== v21 ==
==> flow/design.v (excerpt) <==
module TOP_BRIDGE(
   input Hclk, Hresetn,
                     input [1:0]       Htrans,
                     input [31:0]       Haddr,
                     input [31:0]       Hwdata,
                     input [1:0]       Hburst,
                     input             Hwrite,
                     input             Hsel,
                     input             Pready,
                     input [31:0]      Prdata,
                     output Psel,
                     output [31:0] Paddr,
                     output [31:0] Pdata,
                     output [31:0] rdata_temp,
                     output Pwrite,
                     output Penable
    );
                    wire [31:0]  Haddr_temp;
                    wire [31:0]  Hwdata_temp;
                    wire         valid;
                    wire         Hwrite_temp;
                    wire [31:0]  data_temp;
                    wire [32:0]  addr_temp;
                    wire         transfer;
                    wire         full;
                    wire         Hready;
                    assign Hready = !full;
                    AHB_MASTER AS (
                      .Hclk(Hclk),
                      .Hresetn(Hresetn),
                      .Htrans(Htrans),
                      .Haddr(Haddr),
                      .Hwdata(Hwdata),
                      .Hburst(Hburst),
                      .Hwrite(Hwrite), 
                      .Hsel(Hsel), 
                      .Hready(Hready),
                      .Haddr_temp(Haddr_temp),
                      .Hwdata_temp(Hwdata_temp),
                      .valid(valid),
                      .Hwrite_temp(Hwrite_temp)
                    );  
                    FIFO_CONTROL FC (
                      .Hclk(Hclk), 
                      .Hresetn(Hresetn),
                      .Haddr_temp(Haddr_temp),
                      .Hwdata_temp(Hwdata_temp),
                      .valid(valid),
                      .Hwrite_temp(Hwrite_temp),
                      .Pready(Pready),
                     .data_temp(data_temp),
                     .addr_temp(addr_temp),
                     .transfer(transfer),
                     .full(full)
                    );
                    APB_SLAVE AM (
  ...
For scale: roughly 5100 cells after synthesis, roughly 1400 flip-flops.
clock: 5.0 ns
lec_check: 0
abc_area: 1
cap_margin: 20
cell_pad_in_sites_global_placement: 3
core_aspect_ratio: 1.02
core_margin: 4
core_utilization: 68
cts_cluster_diameter: 85
gpl_routability_driven: 0
hold_slack_margin: -0.1
min_routing_layer: met2
place_density_lb_addon: 0.29
setup_slack_margin: 0.17
slew_margin: 15
run.sh (not shown) runs the stock make flow with config.mk's settings and CLKGATE_MAP_FILE=.
v21 | ERROR | 3_1_place_gp_skip_io
Inputs modified between v21 and v27:
- a deleted ABC_AREA that had been 1
- a deleted CTS_CLUSTER_DIAMETER that had been 85
- a deleted MIN_ROUTING_LAYER that had been met2
- a change of SLEW_MARGIN from 15 to 20
- a deleted CELL_PAD_IN_SITES_GLOBAL_PLACEMENT that had been 3
- a deleted PLACE_DENSITY_LB_ADDON that had been 0.29
- a change of CORE_UTILIZATION from 68 to 61
- a change of SETUP_SLACK_MARGIN from 0.17 to 0.74
- an added PLACE_DENSITY of 0.6
- a deleted GPL_ROUTABILITY_DRIVEN that had been 0
- a deleted HOLD_SLACK_MARGIN that had been -0.1
- a deleted CORE_ASPECT_RATIO that had been 1.02
- a change of CORE_MARGIN from 4 to 2
- a change of the clock period (ns, I/O delays scaled along) from 5.0 to 2.96
### Flow results
v27 finished all stages; however, its layout fails the closing checks, the failures being negative setup slack.
v27 vs v21 on area after synthesis: v27 is the lower one.
Cmp v27 and v21 / core region area / lower: v21
The register bit count reported by yosys was comparable across v27 and v21.
The number of distinct library cells after synthesis reported for v27 is greater than that of v21 by 20.
As of v27, chip area from the yosys synthesis statistics had fallen by a few percent compared to v21.
Between v21 and v27, the post-synthesis adder-cell area fraction does not differ in any meaningful way.
Compared with v21, v27 shows a higher xor/xnor cell area share of the yosys netlist.

========
Starting RTL as in the previous note.
clock: 2.61 ns
lec_check: 0
abc_area: 1
cap_margin: 20
core_margin: 2
core_utilization: 66
cts_cluster_diameter: 155
gpl_timing_driven: 1
hold_slack_margin: 0.29
setup_slack_margin: -0.26
slew_margin: 20
The first run completed and failed the layout checks on negative setup slack.
==> next run, changes <==
Settings changed: ABC_AREA 1 to not set, CORE_UTILIZATION 66 to 40, CTS_CLUSTER_DIAMETER 155 to not set, GPL_TIMING_DRIVEN 1 to not set, HOLD_SLACK_MARGIN 0.29 to not set, PLACE_DENSITY set to 0.6, SETUP_SLACK_MARGIN -0.26 to 1.07.
Clock period 2.61 ns to 4.61 ns, I/O delays scaled along.
The new run went through all stages and came out clean.
Cell count shrinks by 18%.
First-iteration DRC count shrinks by 50%.
Core utilization shrinks by 32 points.
Total power shrinks by 44%.
==> next run, changes <==
Settings changed: CORE_UTILIZATION 40 to 66, SETUP_SLACK_MARGIN 1.07 to not set.
Clock period 4.61 ns to 6.22 ns, I/O delays scaled along.
Result: Hold slack is better by 0.0071 ns; utilization increases by 28 points; count of clock-buffer cells in the layout decreases by 13; global-route usage increases by 12 points.
==> next run, changes <==
Settings changed: CORE_UTILIZATION 66 to 40.
Clock period 6.22 ns to 4.61 ns, I/O delays scaled along.
The changed run finished clean.
Global-route usage is lower by 12 points.
Core utilization is lower by 29 points.
Sequential cell count does not change.
Final cell count is higher by 18%.
Total power is higher by 37%.
Routed wire length is higher by 4.5%.

========
job 320:
TOP_BRIDGE again, from the RTL that the note above started with.
Settings: LEC_CHECK=0, ABC_AREA=1, CAP_MARGIN=10, CELL_PAD_IN_SITES_DETAIL_PLACEMENT=1, CORE_MARGIN=8, CORE_UTILIZATION=40, GPL_TIMING_DRIVEN=0, MAX_ROUTING_LAYER=met4, MIN_ROUTING_LAYER=met2, PLACE_DENSITY_LB_ADDON=0.04, SLEW_MARGIN=25; clock period 3.1 ns.
Job 320 had finished all stages when the layout checks came back failing, citing negative setup slack.
## Diff of input files: job 1082 against job 320
- a deleted GPL_TIMING_DRIVEN that had been 0
- an added CORE_ASPECT_RATIO of 1.02
- a change of PLACE_DENSITY_LB_ADDON from 0.04 to 0.29
- an added HOLD_SLACK_MARGIN of 0.06
- a deleted CELL_PAD_IN_SITES_DETAIL_PLACEMENT that had been 1
- a deleted ABC_AREA that had been 1
- an added SETUP_SLACK_MARGIN of 0.17
- a change of SLEW_MARGIN from 25 to 15
- a deleted MAX_ROUTING_LAYER that had been met4
- a change of the clock period (ns, I/O delays scaled along) from 3.1 to 5.0
Final checks on job 320, whose flow otherwise completed, came back failing, citing negative setup slack.
Job 1082 finished end to end and its layout was clean on timing, DRC and antenna.
Compared with job 320, job 1082 shows final cell count lower by 2102.
Diff job 320 -> job 1082: core utilization at floorplan grew by 0.20 points; final cell area excluding filler cells now sits lower; and-or/or-and share of the synthesized area lost 9.7 points.
Per the comparison of job 1082 with job 320, proportion of power drawn by the clock network went down; XOR/XNOR share of the synthesized area went up; data arrival time at the worst-slack endpoint went up; power went down.
The higher share of the cycle needed by the critical path after routing of job 1082 and job 320 is in job 320.
Dominant non-sequential cell family after synthesis: AND-OR/OR-AND gates -> job 320, multiplexers -> job 1082
Job 1082: final worst setup slack is 0.63 ns higher than what job 320 reported.
Where area after synthesis is concerned, job 320 is outperformed by job 1082.
The inputs of job 8163 differ from those of job 1082 as listed below.
- setting CELL_PAD_IN_SITES_DETAIL_PLACEMENT to 1 for the first time
- removing SETUP_SLACK_MARGIN (formerly 0.17)
- removing MIN_ROUTING_LAYER (formerly met2)
- changing PLACE_DENSITY_LB_ADDON from 0.29 to 0.04
- changing SLEW_MARGIN from 15 to 25
- removing HOLD_SLACK_MARGIN (formerly 0.06)
- changing CAP_MARGIN from 10 to 20
- setting ABC_AREA to 1 for the first time
- removing CORE_ASPECT_RATIO (formerly 1.02)
- changing the clock period (ns, I/O delays scaled along) from 5.0 to 3.1
Per the comparison of job 8163 with job 1082, routed length on met3 lost about 80%, number of non-filler instances in the completed layout picked up an extra 36%, smallest hold slack lost 0.20 ns, count of cells resized by post-cts repair picked up an extra 100. Every stage of job 8163 finished as expected; the final checks, on the other hand, flagged negative setup slack, which means the layout fails.
Edits applied to the flow inputs when going from job 8163 to job 2358:
- clearing ABC_AREA, which used to be 1
- putting PLACE_DENSITY at 0.6 where nothing was set
- clearing PLACE_DENSITY_LB_ADDON, which used to be 0.04
- swapping 25 for 20 in SLEW_MARGIN
==> comparison <==
STATUS run=job 2358 STAGES=ALL_DONE FINAL_CHECKS=FAILED CAUSE=negative setup slack. Looking at non-clock buffer count, job 2358 sits 102 below job 8163. Register-to-register slack: job 2358 vs job 8163 down 0.27 ns. Relative to job 8163, the yosys synthesis chip area of job 2358 is lower by 2.4%. Of the two values seen for worst setup path endpoint, AS.Haddr_temp[28] was produced by job 2358 and AS.Haddr_temp[11] by job 8163. The number of nets in the synthesized netlist reported for job 2358 is smaller than that of job 8163 by 34%. Cell area, job 8163 and job 2358, higher one = job 8163. Total power draw: job 8163 and job 2358 compared, higher one is job 8163.
Here is what was changed in the inputs of job 7644 compared with job 2358.
- CORE_MARGIN now 2, was 8
- CELL_PAD_IN_SITES_DETAIL_PLACEMENT no longer set, was 1
- CORE_UTILIZATION now 52, was 40
- the clock period (ns, I/O delays scaled along) now 4.61, was 3.1
Findings:
- Job 7644 | status: complete | timing, DRC, antenna: pass
- Job 7644: antenna cell count lower than job 2358
- In the reports for job 2358 and job 7644, the larger met2 usage in global routing belongs to job 7644.
- Job 7644 gives more number of clock buffer instances in the layout than job 2358 did.
- Via count came out lower on job 7644 than on job 2358.
- Run comparison: job 7644 path class of the lowest-slack min-delay path flop to flop; job 2358 path class of the lowest-slack min-delay path input pin to flop
- Job 7644 against job 2358: utilization went up by 12 points, routing usage on met3 rose 0.36 points.

========
TOP_BRIDGE again, from the RTL that the note above started with.
==> flow/design.v (excerpt) <==
module TOP_BRIDGE(
   input Hclk, Hresetn,
                     input [1:0]       Htrans,
                     input [31:0]       Haddr,
                     input [31:0]       Hwdata,
                     input [1:0]       Hburst,
                     input             Hwrite,
                     input             Hsel,
                     input             Pready,
                     input [31:0]      Prdata,
                     output Psel,
                     output [31:0] Paddr,
                     output [31:0] Pdata,
                     output [31:0] rdata_temp,
                     output Pwrite,
                     output Penable
    );
Settings: LEC_CHECK=0, CAP_MARGIN=20, CORE_MARGIN=2, CORE_UTILIZATION=43, CTS_CLUSTER_SIZE=18, GPL_TIMING_DRIVEN=0, MAX_ROUTING_LAYER=met5, MIN_ROUTING_LAYER=met1, PLACE_DENSITY_LB_ADDON=0.29, SETUP_SLACK_MARGIN=0.41, SLEW_MARGIN=20, TNS_END_PERCENT=60; clock period 4.34 ns.
Edit:
Settings changed: ABC_AREA from default to 1, CORE_UTILIZATION 43 to 72, CTS_CLUSTER_SIZE 18 to 26, GPL_TIMING_DRIVEN 0 to default, MAX_ROUTING_LAYER met5 to default, MIN_ROUTING_LAYER met1 to default, PLACE_DENSITY_LB_ADDON 0.29 to 0.2, SETUP_SLACK_MARGIN 0.41 to default, TNS_END_PERCENT 60 to default.
Clock period 4.34 ns to 4.05 ns, I/O delays scaled along.
=> The new run completed with no timing, DRC or antenna violations; synthesized cell count rose by well over a third; worst hold slack improved by 0.047 ns; sequential power rose by roughly a tenth; clock skew hardly moves; cell area fell slightly; register-to-register slack improved by 0.20 ns.
Edit:
Settings changed: ABC_AREA 1 to default, CORE_UTILIZATION 72 to 40, CTS_CLUSTER_SIZE 26 to default, PLACE_DENSITY from default to 0.6, PLACE_DENSITY_LB_ADDON 0.2 to default.
Clock period 4.05 ns to 3.51 ns, I/O delays scaled along.
After rerunning:
- sequential cell count stays the same
- combinational power fell by 29%
- clock skew hardly moves
- sequential share of layout area is lower by 1.3 points
- global-route usage shrinks by 20 points
- critical path depth goes down by 7
Edit:
Settings changed: ABC_AREA from default to 0, CORE_UTILIZATION 40 to 70, CTS_CLUSTER_DIAMETER from default to 363, GPL_TIMING_DRIVEN from default to 1, PLACE_DENSITY 0.6 to default, PLACE_DENSITY_LB_ADDON from default to 0.06.
Clock period 3.51 ns to 2.88 ns, I/O delays scaled along.
Result: With this change the flow ran to the end with violations: negative setup slack; design area came out lower by 1.3%; routed wire length came out higher by about 13%; power came out higher by 20%; non-clock buffer count came out higher by 25; die area came out lower by about 40%; critical path depth came out lower by 1; synthesized area is unchanged; register-to-register slack degrades by 0.52 ns.

========
## run 1
Starting RTL as in the previous note.
==> flow/design.v (excerpt) <==
module TOP_BRIDGE(
   input Hclk, Hresetn,
                     input [1:0]       Htrans,
                     input [31:0]       Haddr,
                     input [31:0]       Hwdata,
                     input [1:0]       Hburst,
                     input             Hwrite,
                     input             Hsel,
                     input             Pready,
                     input [31:0]      Prdata,
                     output Psel,
                     output [31:0] Paddr,
                     output [31:0] Pdata,
                     output [31:0] rdata_temp,
                     output Pwrite,
                     output Penable
    );
                    wire [31:0]  Haddr_temp;
                    wire [31:0]  Hwdata_temp;
                    wire         valid;
                    wire         Hwrite_temp;
                    wire [31:0]  data_temp;
                    wire [32:0]  addr_temp;
                    wire         transfer;
                    wire         full;
  ...
export LEC_CHECK = 0
export ABC_AREA = 0
export CAP_MARGIN = 30
export CELL_PAD_IN_SITES_DETAIL_PLACEMENT = 1
export CORE_MARGIN = 8
export CORE_UTILIZATION = 54
export GPL_TIMING_DRIVEN = 0
export MAX_ROUTING_LAYER = met5
export MIN_ROUTING_LAYER = met1
export PLACE_DENSITY_LB_ADDON = 0.04
export SLEW_MARGIN = 25
create_clock -name core_clock -period 8.12 [get_ports {Hclk}]
Both conditions hold for run 1: the flow ran to the end and the final layout passed the timing, design-rule and antenna checks.
> inputs changed (run 1 -> run 2)
- CAP_MARGIN changed from 30 to 10
- GPL_TIMING_DRIVEN removed (was 0)
- CORE_UTILIZATION changed from 54 to 40
- HOLD_SLACK_MARGIN newly set to 0.14
- MAX_ROUTING_LAYER removed (was met5)
- ABC_AREA changed from 0 to 1
- MIN_ROUTING_LAYER changed from met1 to met2
- the clock period (ns, I/O delays scaled along) changed from 8.12 to 3.1
### Flow results
Complete run, failing final checks: run 2, reason negative setup slack.
The final layout from run 1, which completed every stage, passed the timing, design-rule and antenna checks at the end of the flow.
Run 2 -> run 1: number of max-capacitance violations reported flat
Run 2 vs run 1, layout-stage area growth over the synthesis result went up by 2.5 points.
Run 1 -> run 2: number of signal-net buffers in the layout increased by more than 10%
| chip area | run 2 vs run 1 | worse |
The total of clock buffers placed in the layout reported for run 2 is greater than that of run 1 by 20.
Clock insertion delay at the later pin of the skew report: run 2 vs run 1 up 0.06 ns
Going from run 1 to run 2, mean instance size in the synthesized netlist shrinks by about 34%.
Here is what was changed in the inputs of run 3 compared with run 2.
- PLACE_DENSITY_LB_ADDON no longer set, was 0.04
- CELL_PAD_IN_SITES_DETAIL_PLACEMENT no longer set, was 1
- ABC_AREA no longer set, was 1
- HOLD_SLACK_MARGIN no longer set, was 0.14
- CORE_ASPECT_RATIO now 1.02, previously not set
- SLEW_MARGIN now 15, was 25
- the clock period (ns, I/O delays scaled along) now 5.0, was 3.1
--- outcome ---
Run 3 finished all stages; however, its layout fails the closing checks, the failures being design-rule violations. From run 2 to run 3, buffer depth of the longest clock path did not move at all. The run showing the smaller part of the Yosys area used for sequential elements is run 2. Run 3 vs run 2, last element of the critical path: AS.Haddr_temp[25] vs AS.Haddr_temp[10]. The count of clock-buffer cells in the layout of run 3 falls short of that of run 2 by 4.8%. Min power across run 3 and run 2: run 3. Global-route usage down 7.8 points in run 3 wrt run 2. Of the two values seen for critical path startpoint, Haddr[3] was produced by run 3 and Haddr[8] by run 2. The run with more setup slack is run 3; run 2 has less. Relative to run 2, the layout multi-input combinational cell count measured on run 3 has decreased by more than a quarter. Area fraction in and, or, nand and nor cells was higher in run 2 than in run 3. Across both runs, chip area from the yosys synthesis statistics was lower for run 3 than for run 2.
The inputs of run 4 differ from those of run 3 as listed below.
- an added SETUP_SLACK_MARGIN of -0.29
- a change of CORE_MARGIN from 8 to 2
- a deleted CORE_ASPECT_RATIO that had been 1.02
- a deleted MIN_ROUTING_LAYER that had been met2
- a change of CAP_MARGIN from 10 to 20
- a change of CORE_UTILIZATION from 40 to 72
- a change of SLEW_MARGIN from 15 to 20
- an added CTS_CLUSTER_SIZE of 39
- a change of the clock period (ns, I/O delays scaled along) from 5.0 to 2.9
Findings:
- [run 4] flow finished | final checks: failed | reasons: negative setup slack
- Of run 4 and run 3, the run reporting the lower buffer share of cell area was run 3.
- Run 4 — insertion delay at the late pin of the worst-skew pair 0.05 ns lower, run 3 as reference
- [compare] base=run 3 new=run 4: worst setup slack down 0.95 ns; part of the total power dissipated in the clock network down 0.9 points; area growth from synthesis to layout up 1.2 points.
- In the reports for run 4 and run 3, the larger initial antenna violation count belongs to run 4.
- Looking at number of buffers created by CTS, run 4 sits about 10% below run 3.
- Run 4 vs run 3, path type of the worst min-delay path: in2reg vs reg2reg
The inputs of run 5 differ from those of run 4 as listed below.
- an added GPL_TIMING_DRIVEN of 1
- a deleted CTS_CLUSTER_SIZE that had been 39
- an added CTS_CLUSTER_DIAMETER of 155
- an added ABC_AREA of 1
- a change of CORE_UTILIZATION from 72 to 71
- a change of SETUP_SLACK_MARGIN from -0.29 to -0.27
- a change of the clock period (ns, I/O delays scaled along) from 2.9 to 2.75
==> comparison <==
No crash in run 5: every stage finished, but the layout fails its final checks due to negative setup slack. Run 4 ended up with AS.Haddr_temp[1] as its end point of the critical path; run 5 ended up with AS.Haddr_temp[15]. Taking run 4 as the reference, in run 5 first-pass GRT wire length now larger; met3 wire length went up by 29%; power now larger; detailed-routed wire length on met2 now smaller. Lower number of failing setup endpoints in the final timing report goes to run 5 over run 4.
Power is estimated from default activity; no workload was simulated.
